==> inputs of delta <==
## fft16
module fft16 (
    input  wire              clk,
    input  wire              rst_n,
    input  wire              start,
    input  wire signed [8:0] din_i,
    input  wire signed [8:0] din_q,
    output wire              ready,
    output wire              dout_valid,
    output wire signed [8:0] dout_i,
    output wire signed [8:0] dout_q
);
make LEC_CHECK=0 ABC_AREA=0 CAP_MARGIN=20 CELL_PAD_IN_SITES_DETAIL_PLACEMENT=0 CORE_MARGIN=2 CORE_UTILIZATION=72 CTS_CLUSTER_DIAMETER=283 GPL_ROUTABILITY_DRIVEN=1 PLACE_DENSITY_LB_ADDON=0.12 SETUP_SLACK_MARGIN=2.59 SLEW_MARGIN=20 finish   # period 9.2 ns
run.sh (not shown) runs the stock make flow with config.mk's settings and CLKGATE_MAP_FILE=.
==> nickel: changes against delta <==
--- a/flow/config.mk
+++ b/flow/config.mk
@@ -9,9 +9,8 @@
 export CAP_MARGIN = 20
 export CELL_PAD_IN_SITES_DETAIL_PLACEMENT = 0
+export CORE_ASPECT_RATIO = 1.04
 export CORE_MARGIN = 2
-export CORE_UTILIZATION = 72
-export CTS_CLUSTER_DIAMETER = 283
+export CORE_UTILIZATION = 63
 export GPL_ROUTABILITY_DRIVEN = 1
-export PLACE_DENSITY_LB_ADDON = 0.12
-export SETUP_SLACK_MARGIN = 2.59
+export SETUP_SLACK_MARGIN = -0.55
 export SLEW_MARGIN = 20
==> flow/constraint.sdc (replaced) <==
create_clock -name core_clock -period 13.9 [get_ports {clk}]
set_input_delay 2.7800 -clock core_clock [delete_from_list [all_inputs] [get_ports {clk}]]
set_output_delay 2.7800 -clock core_clock [all_outputs]
set_load 0.01 [all_outputs]
==> results <==
| quantity | delta | nickel |
|---|---|---|
| Signal buf overhead | 0.1092 | 0.01874 |
| Setup Total Neg Slack | -34.61 ns | 0 ns |
| Chip width | 275.1 um | 288.2 um |
| Final core occ | 0.9173 | 0.6888 |
| Post CTS Setup Buffer Count | 64 | 0 |
| Die Span Y | 275.1 um | 299.5 um |
| Dpl ws | -0.8544 ns | 1.690 ns |
| Number of DRC markers after the initial detailed-route iteration | 8691 | 3619 |
| Detailed-route wire length per cell | 31.44 um | 24.02 um |
| Run status | complete, but fails checks | finished clean |
| Reasons for failing layout checks | max-capacitance violations, max-slew violations, negative setup slack | - |
| Clock Skews | 0.06942 ns | 0.05892 ns |
| Tap Cells | 959 | 1100 |
| GRT Util Overall | 0.4779 | 0.3415 |

==> run a: inputs <==
fft16 again, from the RTL that the note above started with.
Settings: LEC_CHECK=0, ABC_AREA=1, CAP_MARGIN=20, CELL_PAD_IN_SITES_DETAIL_PLACEMENT=0, CORE_ASPECT_RATIO=1.04, CORE_MARGIN=2, CORE_UTILIZATION=71, GPL_ROUTABILITY_DRIVEN=1, PLACE_DENSITY_LB_ADDON=0.27, SETUP_SLACK_MARGIN=-0.55, SLEW_MARGIN=20; clock period 13.9 ns.
==> run b (differences from run a) <==
- ABC_AREA: 1 -> 0
- CORE_ASPECT_RATIO: 1.04 -> unset
- CORE_UTILIZATION: 71 -> 40
- PLACE_DENSITY_LB_ADDON: 0.27 -> 0.28
==> run c (differences from run a) <==
- ABC_AREA: 1 -> 0
- CORE_ASPECT_RATIO: 1.04 -> unset
- CORE_UTILIZATION: 71 -> 65
- PLACE_DENSITY_LB_ADDON: 0.27 -> unset
==> flow/constraint.sdc (replaced) <==
create_clock -name core_clock -period 9.36 [get_ports {clk}]
set_input_delay 1.8720 -clock core_clock [delete_from_list [all_inputs] [get_ports {clk}]]
set_output_delay 1.8720 -clock core_clock [all_outputs]
set_load 0.01 [all_outputs]
==> comparison table <==
quantity                                                                             run c                          run a                           run b
Run status                                                        finished with violations       timing/DRC/antenna clean        timing/DRC/antenna clean
Violated checks                                                       negative setup slack                              -                               -
Total buffers and inverters traversed by the critical path                               7                             11                               2
Sequential cell area share                                                           0.332                          0.364                           0.368
Rel. slew slack                                                                      0.187                          0.202                           0.305
Actual transition at the worst max-transition pin                                  1.22 ns                        1.17 ns                         1.04 ns
Worst Setup SP                                              u_fft.ctrl_U0.current_state[2]     u_fft.ctrl_U0.counter_r[0]  u_fft.ctrl_U0.current_state[1]
Number of nets in the final layout                                                    6440                           6807                            5703
Hold Path Origin                                                        u_fft.valid_in_r_r               u_fft.valid_in_r                u_fft.valid_in_r
Post-synth top area share                                                            0.327                          0.317                           0.327
Met3 track demand over resource                                                     0.0715                         0.0969                          0.0325
Clk_buf instances                                                                       91                             91                              95
Post-synthesis chip area from yosys                                            52900 sq um                    54600 sq um                     52900 sq um
Tap cell count                                                                        1060                            997                            1755
Total die area                                                                 83700 sq um                    79100 sq um                    135000 sq um
Max stage delay cell, worst path                                                      fa_1                        dfrtp_4                         xnor2_1
Reg2Reg Capture Point                                        u_fft.radix2_U0.out2_q_reg[5]  u_fft.radix2_U0.out2_q_reg[8]   u_fft.radix2_U0.out1_i_reg[4]

==> run M <==
Starting RTL as in the previous note.
## fft16
module fft16 (
    input  wire              clk,
    input  wire              rst_n,
    input  wire              start,
    input  wire signed [8:0] din_i,
    input  wire signed [8:0] din_q,
    output wire              ready,
    output wire              dout_valid,
    output wire signed [8:0] dout_i,
    output wire signed [8:0] dout_q
);
clock: 4.4 ns
lec_check: 0
abc_area: 1
cap_margin: 20
core_margin: 2
core_utilization: 72
cts_cluster_diameter: 372
cts_cluster_size: 95
place_density: 0.42
slew_margin: 20
==> run E (differences from run M) <==
--- a/flow/config.mk
+++ b/flow/config.mk
@@ -10,6 +10,5 @@
 export CORE_MARGIN = 2
 export CORE_UTILIZATION = 72
-export CTS_CLUSTER_DIAMETER = 372
-export CTS_CLUSTER_SIZE = 95
-export PLACE_DENSITY = 0.42
-export SLEW_MARGIN = 20
+export CTS_CLUSTER_DIAMETER = 127
+export PLACE_DENSITY = 0.66
+export SLEW_MARGIN = 5
==> flow/constraint.sdc (replaced) <==
create_clock -name core_clock -period 9.2 [get_ports {clk}]
set_input_delay 1.8400 -clock core_clock [delete_from_list [all_inputs] [get_ports {clk}]]
set_output_delay 1.8400 -clock core_clock [all_outputs]
set_load 0.01 [all_outputs]
==> run F (differences from run M) <==
==> flow/config.mk (replaced) <==
export PLATFORM = sky130hd
export DESIGN_NAME = fft16
export DESIGN_NICKNAME = fft16
export VERILOG_FILES = /design/flow/design.v
export SDC_FILE = /design/flow/constraint.sdc
export NUM_CORES = 4
export LEC_CHECK = 0
export CAP_MARGIN = 35
export CORE_ASPECT_RATIO = 1.08
export CORE_MARGIN = 2
export CORE_UTILIZATION = 40
export SLEW_MARGIN = 20
==> flow/constraint.sdc (replaced) <==
create_clock -name core_clock -period 10.0 [get_ports {clk}]
set_input_delay 2.0000 -clock core_clock [delete_from_list [all_inputs] [get_ports {clk}]]
set_output_delay 2.0000 -clock core_clock [all_outputs]
set_load 0.01 [all_outputs]
==> summary of the runs <==
Run F produced a clean layout. Run E finished with negative setup slack left. Run M did not get past global routing with GRT-0232. In run E the sequential share of layout area is lower than in run F, by 2.1 points. In run F the final area is smaller than in run E, by 6.4%. Between run E and run F, the lower utilization is in run F (gap 43 points). Between run E and run F, the lower cell count is in run F (gap about 7.5%, measured against run F). In run E the worst hold slack is lower than in run F, by 0.0016 ns. Fmax: run F is higher than run E (about 6%). In run F the clock skew is lower than in run E, by 0.021 ns. Against run E, the count of clock-buffer cells in the layout of run F is higher by 8.
